== red ==
Design alu, start of the top module:
module alu #(
    parameter INST_W = 4,
    parameter INT_W  = 6,
    parameter FRAC_W = 10,
    parameter DATA_W = INT_W + FRAC_W
)(
    input                      i_clk,
    input                      i_rst_n,
    input                      i_in_valid,
    output                     o_busy,
    input         [INST_W-1:0] i_inst,
    input  signed [DATA_W-1:0] i_data_a,
    input  signed [DATA_W-1:0] i_data_b,
    output                     o_out_valid,
    output        [DATA_W-1:0] o_data
);
    localparam ADD = 4'b0000,
	       	   SUB = 4'b0001,
	           MUL = 4'b0010,
	           ACC = 4'b0011,
	           SOFTPLUS = 4'b0100,
	       	   XOR = 4'b0101,
	       	   RS = 4'b0110,
	           LR = 4'b0111,
	           CNTZERO = 4'b1000,
	           RMATCH = 4'b1001,
			   DIV3 = 16'b0101_0101_0101_0101,  
			   DIV9 = 16'b0001_1100_0111_0001,
			   BUSY = 1;
	reg signed [DATA_W-1:0] i_data_a_R;
	reg signed [DATA_W-1:0] i_data_b_R;
	reg signed [DATA_W-1:0] o_data_R;
	reg		   [DATA_W-1:0] o_data_lock;
	reg	       [INST_W-1:0]	op;
	reg		   				o_busy_R;
  ...
Size: ~370 flip-flops.
Settings: LEC_CHECK=0, CAP_MARGIN=20, CORE_MARGIN=2, CORE_UTILIZATION=66, SLEW_MARGIN=20; clock period 6.92 ns.
run.sh (not shown) runs the stock make flow with config.mk's settings and CLKGATE_MAP_FILE=.
Status: red FAILED at global routing (tool error)
### red -> blue
Settings: swapping 66 for 40 in CORE_UTILIZATION; putting PLACE_DENSITY_LB_ADDON at 0.22 where nothing was set; putting GPL_TIMING_DRIVEN at 0 where nothing was set; putting CTS_CLUSTER_SIZE at 32 where nothing was set; swapping 20 for 35 in CAP_MARGIN; putting GPL_ROUTABILITY_DRIVEN at 0 where nothing was set; putting ABC_AREA at 1 where nothing was set; swapping 6.92 for 8.5 in the clock period (ns, I/O delays scaled along).
[summary]
- blue ran to completion and came out clean on the timing, design-rule and antenna checks.
- Delta (blue minus red): simple-gate share of the synthesized area went up 10 points; post-detailed-placement cell area -0.0025 mm^2; sequential share of the synthesized area lower.
[inputs] green vs blue
Settings: changing PLACE_DENSITY_LB_ADDON from 0.22 to 0.16; setting MIN_ROUTING_LAYER to met1 for the first time; changing CORE_UTILIZATION from 40 to 70; setting MAX_ROUTING_LAYER to met4 for the first time; removing GPL_TIMING_DRIVEN (formerly 0); removing GPL_ROUTABILITY_DRIVEN (formerly 0); setting TNS_END_PERCENT to 75 for the first time; setting SETUP_SLACK_MARGIN to -0.43 for the first time; setting CTS_CLUSTER_DIAMETER to 269 for the first time; changing CTS_CLUSTER_SIZE from 32 to 65; changing CAP_MARGIN from 35 to 20; changing SLEW_MARGIN from 20 to 5; setting CELL_PAD_IN_SITES_GLOBAL_PLACEMENT to 0 for the first time; changing the clock period (ns, I/O delays scaled along) from 8.5 to 6.33.
--- outcome ---
- Across blue and green, a clean result was obtained everywhere but in green.
- For green, the flow was terminated by a tool error in global routing and produced no final design.
- Across both runs, post-cts repair resize count was higher for green than for blue.
- Re synthesized cell count: no difference whatsoever between blue and green.
- In green the post-CTS setup repair buffer count turned out 62 higher than in blue.
- Area figure in the yosys stat output: green vs blue, no meaningful difference
- The starting utilization of the core area number comes out higher for green vs blue.
- Compared with blue, green shows area enclosed by the die boundary that has gone down by more than a quarter.
- green does better than blue on area of the placeable core.
- Between blue and green, number of standard-cell rows in the floorplan is higher for blue, green comes in under that.
- blue and green ended up with roughly the same register share after synthesis.

* * *

alu again, from the RTL that the note above started with.
==> flow/config.mk <==
export PLATFORM = sky130hd
export DESIGN_NAME = alu
export DESIGN_NICKNAME = alu
export VERILOG_FILES = /design/flow/design.v
export SDC_FILE = /design/flow/constraint.sdc
export NUM_CORES = 4
export LEC_CHECK = 0
export CAP_MARGIN = 20
export CORE_MARGIN = 2
export CORE_UTILIZATION = 40
export SLEW_MARGIN = 20
==> flow/constraint.sdc <==
create_clock -name core_clock -period 8.39 [get_ports {i_clk}]
set_input_delay 1.6780 -clock core_clock [delete_from_list [all_inputs] [get_ports {i_clk}]]
set_output_delay 1.6780 -clock core_clock [all_outputs]
set_load 0.01 [all_outputs]
Edit:
Settings changed: CORE_UTILIZATION 40 to 72, PLACE_DENSITY set to 0.67.
Clock period 8.39 ns to 7.32 ns, I/O delays scaled along.
After rerunning: Now the flow died in global routing on GRT-0232. Synthesized cell count stays the same. Synthesized area stays the same. Die area decreases by 44%.
Edit:
Settings changed: CORE_UTILIZATION 72 to 66, CTS_CLUSTER_DIAMETER set to 223, MAX_ROUTING_LAYER set to met4, PLACE_DENSITY 0.67 to not set.
Clock period 7.32 ns to 7.4 ns, I/O delays scaled along.
This time the run finished but failed the layout checks on capacitance limit, slew limit, setup timing.
Synthesized cell count is unchanged.
Synthesized area is unchanged.
Die area rose by a little under a tenth.
Edit:
Settings changed: CORE_UTILIZATION 66 to 72, CTS_CLUSTER_DIAMETER 223 to not set, MAX_ROUTING_LAYER met4 to not set, SETUP_SLACK_MARGIN set to -0.81.
Clock period 7.4 ns to 8.34 ns, I/O delays scaled along.
Outcome:
- Now the flow produced a layout that fails on setup timing
- sequential power decreases by roughly a tenth
- hold slack gets worse by 0.0034 ns
- power fell by well over a third
- final cell count went down by roughly a tenth
Edit:
Settings changed: CORE_UTILIZATION 72 to 16, SETUP_SLACK_MARGIN -0.81 to not set.
Clock period 8.34 ns to 8.39 ns, I/O delays scaled along.
Result: The new run produced a clean layout. Setup slack improved by 0.80 ns. Power climbs by 1.1%. Hold slack is worse by 0.0035 ns. Area after synthesis stays the same. Flip-flop count does not change.
Edit:
Settings changed: CORE_UTILIZATION 16 to 58.
Clock period 8.39 ns to 7.4 ns, I/O delays scaled along.
Effect:
- Now the flow completed and failed the layout checks on setup timing
- non-clock buffer count increases by 740
- utilization increases by 55 points
- critical path depth increases by 9
- design area increases by 7.2%
Power is estimated from default activity; no workload was simulated.
